Design top_level, start of the top module:
module top_level
#(parameter WIDTH = 8)
(
	input clk, rst, init, finish, ack,
	input [WIDTH-1:0]
		ori_0,
		ori_1,
		ori_2,
		ori_3,
		ori_4,
		ori_5,
		ori_6,
		ori_7,
		ori_8,
		ori_9,
		ori_10,
		ori_11,
		ori_12,
		ori_13,
		ori_14,
		ori_15,
		ori_16,
		ori_17,
		ori_18,
		ori_19,
		ori_20,
		ori_21,
		ori_22,
		ori_23,
		ori_24,
		ori_25,
		ori_26,
		ori_27,
		ori_28,
		ori_29,
		ori_30,
		ori_31,
		can_0,
		can_1,
		can_2,
		can_3,
		can_4,
		can_5,
		can_6,
		can_7,
		can_8,
		can_9,
		can_10,
		can_11,
		can_12,
		can_13,
		can_14,
		can_15,
		can_16,
		can_17,
		can_18,
		can_19,
		can_20,
		can_21,
		can_22,
		can_23,
		can_24,
		can_25,
		can_26,
		can_27,
		can_28,
		can_29,
		can_30,
		can_31,
	output done,
	output [WIDTH+4:0] out_sad
	);
Size: about 610 flip-flops, ~530 I/O pins, ~51000 um2 of cells after synthesis.
clock: 5.27 ns
lec_check: 0
cap_margin: 5
core_aspect_ratio: 0.91
core_margin: 2
core_utilization: 72
cts_cluster_size: 88
max_routing_layer: met4
place_density: 0.64
setup_slack_margin: 1.47
slew_margin: 20
run.sh (not shown) runs the stock make flow with config.mk's settings and CLKGATE_MAP_FILE=.
The starting point aborted during global routing with ODB-0269.
Change:
- CAP_MARGIN: 5 -> 20
- CORE_ASPECT_RATIO: 0.91 -> default
- CORE_UTILIZATION: 72 -> 40
- CTS_CLUSTER_SIZE: 88 -> default
- MAX_ROUTING_LAYER: met4 -> default
- PLACE_DENSITY: 0.64 -> default
- SETUP_SLACK_MARGIN: 1.47 -> default
- clock period: 5.27 -> 5.8 ns (I/O delays scaled with it)
With this change the flow went through all stages and came out clean; die area rises by 79%; area after synthesis does not change; synthesized cell count does not change.

========
== v46 ==
top_level again, from the RTL that the note above started with.
==> flow/design.v (excerpt) <==
module top_level
#(parameter WIDTH = 8)
(
	input clk, rst, init, finish, ack,
	input [WIDTH-1:0]
		ori_0,
		ori_1,
		ori_2,
		ori_3,
		ori_4,
		ori_5,
		ori_6,
		ori_7,
		ori_8,
		ori_9,
		ori_10,
		ori_11,
		ori_12,
		ori_13,
		ori_14,
		ori_15,
		ori_16,
		ori_17,
		ori_18,
		ori_19,
		ori_20,
		ori_21,
		ori_22,
		ori_23,
		ori_24,
		ori_25,
		ori_26,
		ori_27,
		ori_28,
		ori_29,
		ori_30,
		ori_31,
		can_0,
		can_1,
		can_2,
		can_3,
		can_4,
		can_5,
		can_6,
		can_7,
		can_8,
		can_9,
		can_10,
		can_11,
		can_12,
		can_13,
		can_14,
		can_15,
		can_16,
		can_17,
		can_18,
		can_19,
		can_20,
		can_21,
		can_22,
		can_23,
		can_24,
		can_25,
		can_26,
		can_27,
		can_28,
		can_29,
		can_30,
		can_31,
	output done,
	output [WIDTH+4:0] out_sad
	);
Settings: LEC_CHECK=0, ABC_AREA=1, CAP_MARGIN=15, CELL_PAD_IN_SITES_DETAIL_PLACEMENT=2, CELL_PAD_IN_SITES_GLOBAL_PLACEMENT=2, CORE_ASPECT_RATIO=1.47, CORE_MARGIN=10, CORE_UTILIZATION=37, CTS_CLUSTER_DIAMETER=172, GPL_ROUTABILITY_DRIVEN=0, HOLD_SLACK_MARGIN=0.09, MAX_ROUTING_LAYER=met4, PLACE_DENSITY_LB_ADDON=0.27, SETUP_SLACK_MARGIN=1.19, SLEW_MARGIN=15, TNS_END_PERCENT=60; clock period 6.38 ns.
Input-level comparison between v5 and v46:
Settings: CELL_PAD_IN_SITES_DETAIL_PLACEMENT removed (was 2); GPL_ROUTABILITY_DRIVEN removed (was 0); SLEW_MARGIN changed from 15 to 20; CORE_UTILIZATION changed from 37 to 72; PLACE_DENSITY_LB_ADDON removed (was 0.27); CORE_MARGIN changed from 10 to 2; ABC_AREA removed (was 1); PLACE_DENSITY newly set to 0.66; CORE_ASPECT_RATIO removed (was 1.47); CELL_PAD_IN_SITES_GLOBAL_PLACEMENT removed (was 2); CAP_MARGIN changed from 15 to 0; SETUP_SLACK_MARGIN changed from 1.19 to 0.64; HOLD_SLACK_MARGIN removed (was 0.09); TNS_END_PERCENT removed (was 60); CTS_CLUSTER_DIAMETER removed (was 172); the clock period (ns, I/O delays scaled along) changed from 6.38 to 5.2.
Findings:
Against v46, yosys synthesis chip area in v5 fell by a little under 10%.
Tool error ODB-0269 stopped v5 during global routing; no final results.
Taking v46 as the reference point, the area after synthesis of v5 falls by 7.4%.
Relative to v46, the total die area of v5 is lower by 56%.
Summary — floorplan row count, v5 relative to v46: lower, by about 43%.
Starting density of the core: v5 vs v46 up 35 points
Input-level comparison between v9 and v5:
Settings: changing CAP_MARGIN from 0 to 20; removing SETUP_SLACK_MARGIN (formerly 0.64); changing CORE_UTILIZATION from 72 to 62; removing PLACE_DENSITY (formerly 0.66); removing MAX_ROUTING_LAYER (formerly met4); changing the clock period (ns, I/O delays scaled along) from 5.2 to 3.02.
Notes after the runs:
v9 got as far as global routing, where a tool error ended the run.
For simple-gate area share of the yosys netlist, v5 and v9 come out practically identical.
v9 reports a higher number of buffers created by CTS than v5 does.
Cmp v5 and v9 / fraction of the core area occupied by cells at floorplan / higher: v5
In v9 relative to v5, total placed cells including tap cells had gone up by more than 10%.
As far as post-synth tally of flip-flops with integrated enable is concerned, v5 and v9 perform about the same.
The setup fix buffers added after clock tree synthesis in v9 is 0.53 times that in v5.
Die size of v9 exceeds that of v5 by more than 10%.
When v9 is measured against v5, its floorplan die height turns out 7.6% higher.
